==> fjord: inputs <==
==> flow/design.v (excerpt) <==
module BobTop (
	clock,
	reset,
	rx,
	runway_override,
	emergency_override,
	tx,
	framing_error,
	runway_active,
	emergency,
	receiving,
	sending
);
	input wire clock;
	input wire reset;
	input wire rx;
	input wire [1:0] runway_override;
	input wire emergency_override;
	output wire tx;
	output wire framing_error;
	output wire [1:0] runway_active;
	output wire emergency;
	output wire receiving;
	output wire sending;
	wire [7:0] uart_rx_data;
	wire [7:0] uart_tx_data;
	wire uart_rx_valid;
	wire uart_tx_ready;
	wire uart_tx_send;
	UartRX #(
		.CLK_HZ(25000000),
		.BAUD_RATE(115200)
	) receiver(
		.clock(clock),
		.reset(reset),
		.rx(rx),
		.data(uart_rx_data),
		.done(uart_rx_valid),
		.framing_error(framing_error),
		.receiving(receiving)
	);
	UartTX #(
		.CLK_HZ(25000000),
		.BAUD_RATE(115200)
	) transmitter(
		.clock(clock),
		.reset(reset),
		.send(uart_tx_send),
		.data(uart_tx_data),
		.tx(tx),
		.ready(uart_tx_ready),
		.sending(sending)
	);
	reg [1:0] ro_temp;
	reg [1:0] ro_sync;
	reg eo_temp;
	reg eo_sync;
	always @(posedge clock) begin
		ro_temp <= runway_override;
		eo_temp <= emergency_override;
		ro_sync <= ro_temp;
		eo_sync <= eo_temp;
	end
	Bob bobby(
		.clock(clock),
		.reset(reset),
		.uart_rx_data(uart_rx_data),
		.uart_rx_valid(uart_rx_valid),
		.uart_tx_data(uart_tx_data),
		.uart_tx_ready(uart_tx_ready),
		.uart_tx_send(uart_tx_send),
		.runway_active(runway_active),
		.runway_override(ro_sync),
		.emergency_out(emergency),
		.emergency_override(eo_sync)
	);
endmodule
clock: 10.9 ns
lec_check: 0
cap_margin: 20
core_margin: 2
core_utilization: 72
cts_cluster_diameter: 365
cts_cluster_size: 14
hold_slack_margin: 0.3
place_density_lb_addon: 0.01
setup_slack_margin: -0.44
slew_margin: 20
run.sh (not shown) runs the stock make flow with config.mk's settings and CLKGATE_MAP_FILE=.
==> inputs of willow, as changes to fjord <==
Settings changed: CORE_UTILIZATION 72 to 45, CTS_CLUSTER_DIAMETER 365 to not set, CTS_CLUSTER_SIZE 14 to not set, HOLD_SLACK_MARGIN 0.3 to not set, PLACE_DENSITY_LB_ADDON 0.01 to not set, SETUP_SLACK_MARGIN -0.44 to not set.
==> flow/constraint.sdc (replaced) <==
create_clock -name core_clock -period 40.0 [get_ports {clock}]
set_input_delay 8.0000 -clock core_clock [delete_from_list [all_inputs] [get_ports {clock}]]
set_output_delay 8.0000 -clock core_clock [all_outputs]
set_load 0.01 [all_outputs]
==> inputs of maple, as changes to fjord <==
Settings changed: ABC_AREA set to 1, CORE_UTILIZATION 72 to 71, CTS_CLUSTER_DIAMETER 365 to 263, CTS_CLUSTER_SIZE 14 to not set, HOLD_SLACK_MARGIN 0.3 to not set, SETUP_SLACK_MARGIN -0.44 to not set.
==> flow/constraint.sdc (replaced) <==
create_clock -name core_clock -period 13.5 [get_ports {clock}]
set_input_delay 2.7000 -clock core_clock [delete_from_list [all_inputs] [get_ports {clock}]]
set_output_delay 2.7000 -clock core_clock [all_outputs]
set_load 0.01 [all_outputs]
==> qor summary <==
| metric | maple | willow | fjord |
|---|---|---|---|
| Flop-to-flop setup slack | 10.37 ns | 36.52 ns | 7.34 ns |
| Xor/xnor share of the synthesized area | 0.0151 | 0.0399 | 0.0399 |
| Worst-case vdd ir drop | 0.113 mV | 0.0281 mV | 0.157 mV |
| Power share of the sequential group | 0.451 | 0.391 | 0.427 |
| Outcome | complete, no violations | complete, no violations | complete, no violations |
| Proportion of cell area occupied by registers | 0.435 | 0.432 | 0.450 |
| Distinct cells, synth | 51 | 69 | 69 |
| Met1 routed wirelength after detailed routing | 15.7 mm | 16.4 mm | 14.1 mm |
| Cell Pwr Density | 148 nW/µm² | 62.4 nW/µm² | 217 nW/µm² |
| Synth top area share | 0.253 | 0.257 | 0.257 |
| Multiplexer share | 0.000658 | 0.102 | 0.102 |
| Max Fanout on Critical Path | 7 | 9 | 9 |
| Max-slew headroom at the worst pin | 0.503 | 0.269 | 0.242 |
| Number of logic stages on the critical path including buffering | 3 | 4 | 4 |
| Stage delay of the slowest cell on the critical path | 0.56 ns | 0.54 ns | 0.54 ns |
| Net switching share of the total power | 0.312 | 0.347 | 0.365 |
| Final-layout fill cell count | 1473 | 2964 | 1342 |
| Part of the total power dissipated in combinational logic | 0.199 | 0.301 | 0.337 |

========
==> run a <==
Starting RTL as in the previous note.
==> flow/config.mk <==
export PLATFORM = sky130hd
export DESIGN_NAME = BobTop
export DESIGN_NICKNAME = BobTop
export VERILOG_FILES = /design/flow/design.v
export SDC_FILE = /design/flow/constraint.sdc
export NUM_CORES = 4
export LEC_CHECK = 0
export CAP_MARGIN = 20
export CELL_PAD_IN_SITES_DETAIL_PLACEMENT = 2
export CORE_MARGIN = 4
export CORE_UTILIZATION = 28
export HOLD_SLACK_MARGIN = 0.01
export MAX_ROUTING_LAYER = met4
export SLEW_MARGIN = 40
==> flow/constraint.sdc <==
create_clock -name core_clock -period 17.5 [get_ports {clock}]
set_input_delay 3.5000 -clock core_clock [delete_from_list [all_inputs] [get_ports {clock}]]
set_output_delay 3.5000 -clock core_clock [all_outputs]
set_load 0.01 [all_outputs]
==> run b (differences from run a) <==
CELL_PAD_IN_SITES_DETAIL_PLACEMENT = default   (was 2)
CORE_MARGIN = 2   (was 4)
CORE_UTILIZATION = 63   (was 28)
HOLD_SLACK_MARGIN = default   (was 0.01)
MAX_ROUTING_LAYER = default   (was met4)
SLEW_MARGIN = 20   (was 40)
==> flow/constraint.sdc (replaced) <==
create_clock -name core_clock -period 50.7 [get_ports {clock}]
set_input_delay 10.1400 -clock core_clock [delete_from_list [all_inputs] [get_ports {clock}]]
set_output_delay 10.1400 -clock core_clock [all_outputs]
set_load 0.01 [all_outputs]
==> comparison table <==
quantity	run a	run b
Result of the run	complete, no violations	complete, no violations
Layout Utilization	32.36%	70.41%
OpenROAD warnings	46	48
Cts bufs inserted	36	34
Worst hold path endpoint	ro_sync[0]	ro_sync[1]
Total track usage	18.35%	27.12%
First-pass GRT wire length	81.32 mm	53.99 mm
Clk ins delay skew pair	0.57 ns	0.51 ns
Hold Slack	0.3412 ns	0.3305 ns
Sequential fraction of design power	37.7%	39.4%
Area overhead of the layout relative to synthesis	14.02%	10.27%
Floorplan row count	84	56
DR WL/cell	23.67 um	18.27 um
Post-detailed-routing wire length	51.95 mm	33.28 mm
Fin area	17040 sq um	16480 sq um
Met2 WL post-DR	26.17 mm	15.09 mm
Worst slack, placed	8.740 ns	28.77 ns
Final Power	2.539 mW	0.8099 mW
Placed standard-cell area	15830 sq um	15320 sq um
Sequential Power	0.957 mW	0.319 mW
Switching power share of the total	38.98%	34.79%
Non-Clock Buffer Area Fraction	1.307%	1.306%

========
==> 12-03: inputs <==
BobTop again, from the RTL that the note above started with.
==> flow/design.v (excerpt) <==
module BobTop (
	clock,
	reset,
	rx,
	runway_override,
	emergency_override,
	tx,
	framing_error,
	runway_active,
	emergency,
	receiving,
	sending
);
clock: 9.82 ns
lec_check: 0
abc_area: 1
cap_margin: 0
core_aspect_ratio: 0.89
core_margin: 2
core_utilization: 72
cts_cluster_size: 14
place_density_lb_addon: 0.02
setup_slack_margin: 2.86
slew_margin: 5
==> 03-21 (differences from 12-03) <==
==> flow/config.mk (replaced) <==
export PLATFORM = sky130hd
export DESIGN_NAME = BobTop
export DESIGN_NICKNAME = BobTop
export VERILOG_FILES = /design/flow/design.v
export SDC_FILE = /design/flow/constraint.sdc
export NUM_CORES = 4
export LEC_CHECK = 0
export CAP_MARGIN = 20
export CORE_MARGIN = 2
export CORE_UTILIZATION = 72
export CTS_CLUSTER_DIAMETER = 151
export SLEW_MARGIN = 20
==> flow/constraint.sdc (replaced) <==
create_clock -name core_clock -period 11.8 [get_ports {clock}]
set_input_delay 2.3600 -clock core_clock [delete_from_list [all_inputs] [get_ports {clock}]]
set_output_delay 2.3600 -clock core_clock [all_outputs]
set_load 0.01 [all_outputs]
==> 03-09 (differences from 12-03) <==
==> flow/config.mk (replaced) <==
export PLATFORM = sky130hd
export DESIGN_NAME = BobTop
export DESIGN_NICKNAME = BobTop
export VERILOG_FILES = /design/flow/design.v
export SDC_FILE = /design/flow/constraint.sdc
export NUM_CORES = 4
export LEC_CHECK = 0
export ABC_AREA = 1
export CAP_MARGIN = 20
export CORE_MARGIN = 2
export CORE_UTILIZATION = 72
export CTS_CLUSTER_DIAMETER = 151
export SETUP_SLACK_MARGIN = 2.91
export SLEW_MARGIN = 20
==> qor summary <==
Outcome: 03-21 complete, no violations; 03-09 complete, no violations; 12-03 complete, no violations
Met2 Usage GRT: 03-21 0.5164; 03-09 0.5172; 12-03 0.5247
Transition time at the pin with the least slew margin: 03-21 1.165 ns; 03-09 1.077 ns; 12-03 0.7487 ns
Fraction of power spent switching nets: 03-21 0.3555; 03-09 0.3153; 12-03 0.3122
Share of final layout cell area taken by clock buffers and inverters: 03-21 0.06287; 03-09 0.05690; 12-03 0.05649
Clock buffer count in the final layout: 03-21 40; 03-09 44; 12-03 45
Post-route insts no fill: 03-21 1766; 03-09 2181; 12-03 2186
Part of the total power dissipated in sequential elements: 03-21 0.402; 03-09 0.464; 12-03 0.463
Sequential fraction of the synthesis area: 03-21 0.4810; 03-09 0.4724; 12-03 0.4724
Post-Route Skew: 03-21 0.02788 ns; 03-09 0.01330 ns; 12-03 0.01920 ns
Global-route wire length before repair: 03-21 55.45 mm; 03-09 59.64 mm; 12-03 60.38 mm
Power consumed by combinational cells: 03-21 1070 uW; 03-09 665 uW; 12-03 666 uW
Multi-input combinational cell count: 03-21 1003; 03-09 1242; 12-03 1242
Share of the cycle needed by the critical path after routing: 03-21 0.5427; 03-09 0.5302; 12-03 0.5318
Die Wd: 03-21 148.1 um; 03-09 149.4 um; 12-03 158.1 um
Gr usage total: 03-21 0.3093; 03-09 0.3277; 12-03 0.3321
Required time of the critical path: 03-21 9.44 ns; 03-09 7.86 ns; 12-03 7.86 ns
Number of logic stages on the critical path including buffering: 03-21 4; 03-09 3; 12-03 3
Most instantiated library cell after synthesis: 03-21 dfxtp_1; 03-09 o21ai_0; 12-03 o21ai_0
Cell row count: 03-21 52; 03-09 53; 12-03 50

========
==> inputs of exp/xenon <==
Starting RTL as in the previous note.
==> flow/design.v (excerpt) <==
module BobTop (
	clock,
	reset,
	rx,
	runway_override,
	emergency_override,
	tx,
	framing_error,
	runway_active,
	emergency,
	receiving,
	sending
);
make LEC_CHECK=0 ABC_AREA=1 CAP_MARGIN=40 CORE_MARGIN=2 CORE_UTILIZATION=72 CTS_CLUSTER_SIZE=14 PLACE_DENSITY_LB_ADDON=0.14 SETUP_SLACK_MARGIN=2.8 SLEW_MARGIN=20 finish   # period 9.82 ns
==> exp/lagoon: changes against exp/xenon <==
--- a/flow/config.mk
+++ b/flow/config.mk
@@ -6,7 +6,7 @@
 export NUM_CORES = 4
 export LEC_CHECK = 0
 export ABC_AREA = 1
-export CAP_MARGIN = 40
+export CAP_MARGIN = 20
 export CORE_MARGIN = 2
 export CORE_UTILIZATION = 72
 export CTS_CLUSTER_SIZE = 14
==> exp/amber: changes against exp/xenon <==
==> flow/config.mk (replaced) <==
export PLATFORM = sky130hd
export DESIGN_NAME = BobTop
export DESIGN_NICKNAME = BobTop
export VERILOG_FILES = /design/flow/design.v
export SDC_FILE = /design/flow/constraint.sdc
export NUM_CORES = 4
export LEC_CHECK = 0
export ABC_AREA = 1
export CAP_MARGIN = 20
export CELL_PAD_IN_SITES_DETAIL_PLACEMENT = 0
export CELL_PAD_IN_SITES_GLOBAL_PLACEMENT = 0
export CORE_MARGIN = 2
export CORE_UTILIZATION = 71
export CTS_CLUSTER_DIAMETER = 166
export CTS_CLUSTER_SIZE = 15
export GPL_TIMING_DRIVEN = 1
export MAX_ROUTING_LAYER = met4
export PLACE_DENSITY = 0.81
export SLEW_MARGIN = 20
==> summary.txt <==
Results of the implementation run.

The flow ran to the end and the layout has no timing, DRC or antenna violations. The fraction of area in registers came out at 0.446. met2 track demand over resource after global routing is 0.512. The final worst-path setup slack is 4.59 ns. The first detailed-routing pass took 5 iterations.

The met1 routed wirelength after detailed routing is 15700 microns. The half-perimeter wire length after detailed placement came out at 25200 microns. The final hold slack came out at 0.331 ns.
# the run above: exp/amber

==> summary.txt <==
Results of the implementation run.

Across all setup checks in the final design, the least slack found is 4.62 ns. The run finished with no timing, DRC or antenna violations. Hold timing on the final database bottoms out at a slack of 0.333 ns. The fraction of area in registers is 0.435.

The post-route report lists met1 wire length as 15800 microns.
# the run above: exp/xenon

==> summary.txt <==
Results of the implementation run.

The flow ran to the end and the layout has no timing, DRC or antenna violations. The length of the first detailed-routing pass in iterations is 7. The fraction of area in registers is 0.438. The half-perimeter wire length after detailed placement is 25500 microns. The final worst-path setup slack is 4.57 ns. The number of cells on the worst hold path is 0. Final hold analysis gives a worst-case slack of 0.333 ns.
# the run above: exp/lagoon


========
==> garnet <==
Starting RTL as in the previous note.
clock: 9.91 ns
lec_check: 0
cap_margin: 20
cell_pad_in_sites_detail_placement: 2
core_margin: 2
core_utilization: 18
cts_cluster_diameter: 364
cts_cluster_size: 20
gpl_timing_driven: 1
setup_slack_margin: 1.1
slew_margin: 20
==> harbor (differences from garnet) <==
ABC_AREA = 1   (was default)
CELL_PAD_IN_SITES_DETAIL_PLACEMENT = default   (was 2)
CORE_UTILIZATION = 71   (was 18)
CTS_CLUSTER_DIAMETER = default   (was 364)
CTS_CLUSTER_SIZE = 43   (was 20)
GPL_TIMING_DRIVEN = default   (was 1)
PLACE_DENSITY_LB_ADDON = 0.14   (was default)
SETUP_SLACK_MARGIN = 2.8   (was 1.1)
==> flow/constraint.sdc (replaced) <==
create_clock -name core_clock -period 9.82 [get_ports {clock}]
set_input_delay 1.9640 -clock core_clock [delete_from_list [all_inputs] [get_ports {clock}]]
set_output_delay 1.9640 -clock core_clock [all_outputs]
set_load 0.01 [all_outputs]
==> qor summary <==
	harbor	garnet
Power in sequential cells	0.00152 W	0.00166 W
Bufs w/o clock	21	29
Share of final layout cell area taken by clock buffers and inverters	6.157%	3.104%
Comb. pwr	0.000671 W	0.00138 W
Status	complete, no violations	complete, no violations
Iteration tally of the first detailed-router pass	6	5
Utilization after layout	78.40%	20.52%
Register share of total power	45.3%	43.4%
Capture instance of the worst register-to-register path	bobby.takeoff_fifo.count[3]	bobby.landing_fifo.queue[18]
Fraction of area in registers	43.61%	42.66%
Via count of the routed design	13,520	11,440
Non-clk invs	291	117
GR Util met2	54.07%	18.80%
Synth cell types	51	69
Leakage power total	6.182 nW	5.879 nW
Die height	150.4 µm	292.1 µm
Number of placed instances with taps included	2,124	2,513
Tap cell count	275	1,070
Placed Instance Area	0.01547 mm²	0.01628 mm²
Post-Synth Simple-Gate Area	16.84%	15.76%
CLK BUF	38	30
Crit path DRT	7860 ps	7930 ps
Hold Path Origin	ro_temp[1]	eo_temp

========
==> 09-04: inputs <==
BobTop again, from the RTL that the note above started with.
## BobTop
module BobTop (
	clock,
	reset,
	rx,
	runway_override,
	emergency_override,
	tx,
	framing_error,
	runway_active,
	emergency,
	receiving,
	sending
);
	input wire clock;
	input wire reset;
	input wire rx;
	input wire [1:0] runway_override;
	input wire emergency_override;
	output wire tx;
	output wire framing_error;
	output wire [1:0] runway_active;
	output wire emergency;
	output wire receiving;
	output wire sending;
	wire [7:0] uart_rx_data;
	wire [7:0] uart_tx_data;
	wire uart_rx_valid;
	wire uart_tx_ready;
	wire uart_tx_send;
	UartRX #(
		.CLK_HZ(25000000),
		.BAUD_RATE(115200)
	) receiver(
		.clock(clock),
		.reset(reset),
		.rx(rx),
		.data(uart_rx_data),
		.done(uart_rx_valid),
		.framing_error(framing_error),
		.receiving(receiving)
	);
	UartTX #(
		.CLK_HZ(25000000),
		.BAUD_RATE(115200)
	) transmitter(
		.clock(clock),
		.reset(reset),
		.send(uart_tx_send),
		.data(uart_tx_data),
		.tx(tx),
		.ready(uart_tx_ready),
		.sending(sending)
	);
	reg [1:0] ro_temp;
	reg [1:0] ro_sync;
	reg eo_temp;
	reg eo_sync;
	always @(posedge clock) begin
		ro_temp <= runway_override;
		eo_temp <= emergency_override;
		ro_sync <= ro_temp;
		eo_sync <= eo_temp;
	end
	Bob bobby(
		.clock(clock),
		.reset(reset),
		.uart_rx_data(uart_rx_data),
		.uart_rx_valid(uart_rx_valid),
  ...
clock: 9.82 ns
lec_check: 0
abc_area: 1
cap_margin: 5
cell_pad_in_sites_detail_placement: 0
cell_pad_in_sites_global_placement: 0
core_margin: 2
core_utilization: 72
cts_cluster_diameter: 166
cts_cluster_size: 15
gpl_timing_driven: 1
hold_slack_margin: 0.09
max_routing_layer: met5
place_density: 0.78
slew_margin: 40
==> 05-26 (differences from 09-04) <==
==> flow/config.mk (replaced) <==
export PLATFORM = sky130hd
export DESIGN_NAME = BobTop
export DESIGN_NICKNAME = BobTop
export VERILOG_FILES = /design/flow/design.v
export SDC_FILE = /design/flow/constraint.sdc
export NUM_CORES = 4
export LEC_CHECK = 0
export ABC_AREA = 1
export CAP_MARGIN = 0
export CORE_MARGIN = 2
export CORE_UTILIZATION = 72
export CTS_CLUSTER_SIZE = 14
export PLACE_DENSITY_LB_ADDON = 0.12
export SETUP_SLACK_MARGIN = 2.86
export SLEW_MARGIN = 20
==> 11-23 (differences from 09-04) <==
==> flow/config.mk (replaced) <==
export PLATFORM = sky130hd
export DESIGN_NAME = BobTop
export DESIGN_NICKNAME = BobTop
export VERILOG_FILES = /design/flow/design.v
export SDC_FILE = /design/flow/constraint.sdc
export NUM_CORES = 4
export LEC_CHECK = 0
export ABC_AREA = 1
export CAP_MARGIN = 20
export CORE_MARGIN = 2
export CORE_UTILIZATION = 72
export PLACE_DENSITY_LB_ADDON = 0.1
export SLEW_MARGIN = 20
==> flow/constraint.sdc (replaced) <==
create_clock -name core_clock -period 13.5 [get_ports {clock}]
set_input_delay 2.7000 -clock core_clock [delete_from_list [all_inputs] [get_ports {clock}]]
set_output_delay 2.7000 -clock core_clock [all_outputs]
set_load 0.01 [all_outputs]
==> deck_impl_summary.md <==
Synthesis and Place & Route Summary

Finish
  – Finished Layout Cells: roughly 2.2k
  – Finished Core Util: between 70 and 80%
  – Fillers: 1558

Placement
  – Dpl cell area: 15500 sq um

STA
  – Fmax: just under 200 MHz
  – Final critical-path share of the clock period: between 50% and 60%

Outcome
  – Outcome: no timing/DRC/antenna violations

Route
  – Router iterations before antenna repair: 5

Critical path
  – Reg2reg end: bobby.takeoff_fifo.count[3]$_SDFFE_PP0P_

GRT
  – Total GRT Usage: 32.7%

Clocking
  – TritonCTS Buffers: 23

Power
  – P_seq: approximately 1.5 mW
  – Total power draw: between 3 and 4 mW
[end of results for 09-04]
==> deck_impl_summary.md <==
Synthesis and Place & Route Summary

Outcome
  – Outcome: no timing/DRC/antenna violations

STA
  – Fmax: approximately 150 MHz
  – Final critical-path share of the clock period: approximately 50%

Critical path
  – Reg2reg end: bobby.uart_requests.queue[29]$_DFFE_PP_

Finish
  – Finished Layout Cells: between 2k and 2.5k
  – Finished Core Util: between 70 and 80%

Placement
  – Dpl cell area: 15500 sq um

Power
  – Total power draw: between 2 and 2.5 mW
  – P_seq: roughly 1.1 mW

GRT
  – Total GRT Usage: between 30% and 40%

Route
  – Router iterations before antenna repair: 7

Clocking
  – TritonCTS Buffers: 31
[end of results for 11-23]
==> deck_impl_summary.md <==
Synthesis and Place & Route Summary

Outcome
  – Outcome: no timing/DRC/antenna violations

GRT
  – Total GRT Usage: 33.4%

Critical path
  – Reg2reg end: bobby.uart_requests.queue[14]$_DFFE_PP_

Power
  – P_seq: about 1.5 mW
  – Total power draw: about 3.3 mW

Route
  – Router iterations before antenna repair: 9

Placement
  – Dpl cell area: about 15000 sq um

Finish
  – Fillers: ~1.5k
  – Finished Layout Cells: between 2k and 2.5k

Clocking
  – TritonCTS Buffers: 29
[end of results for 05-26]
Power is estimated from default activity; no workload was simulated.
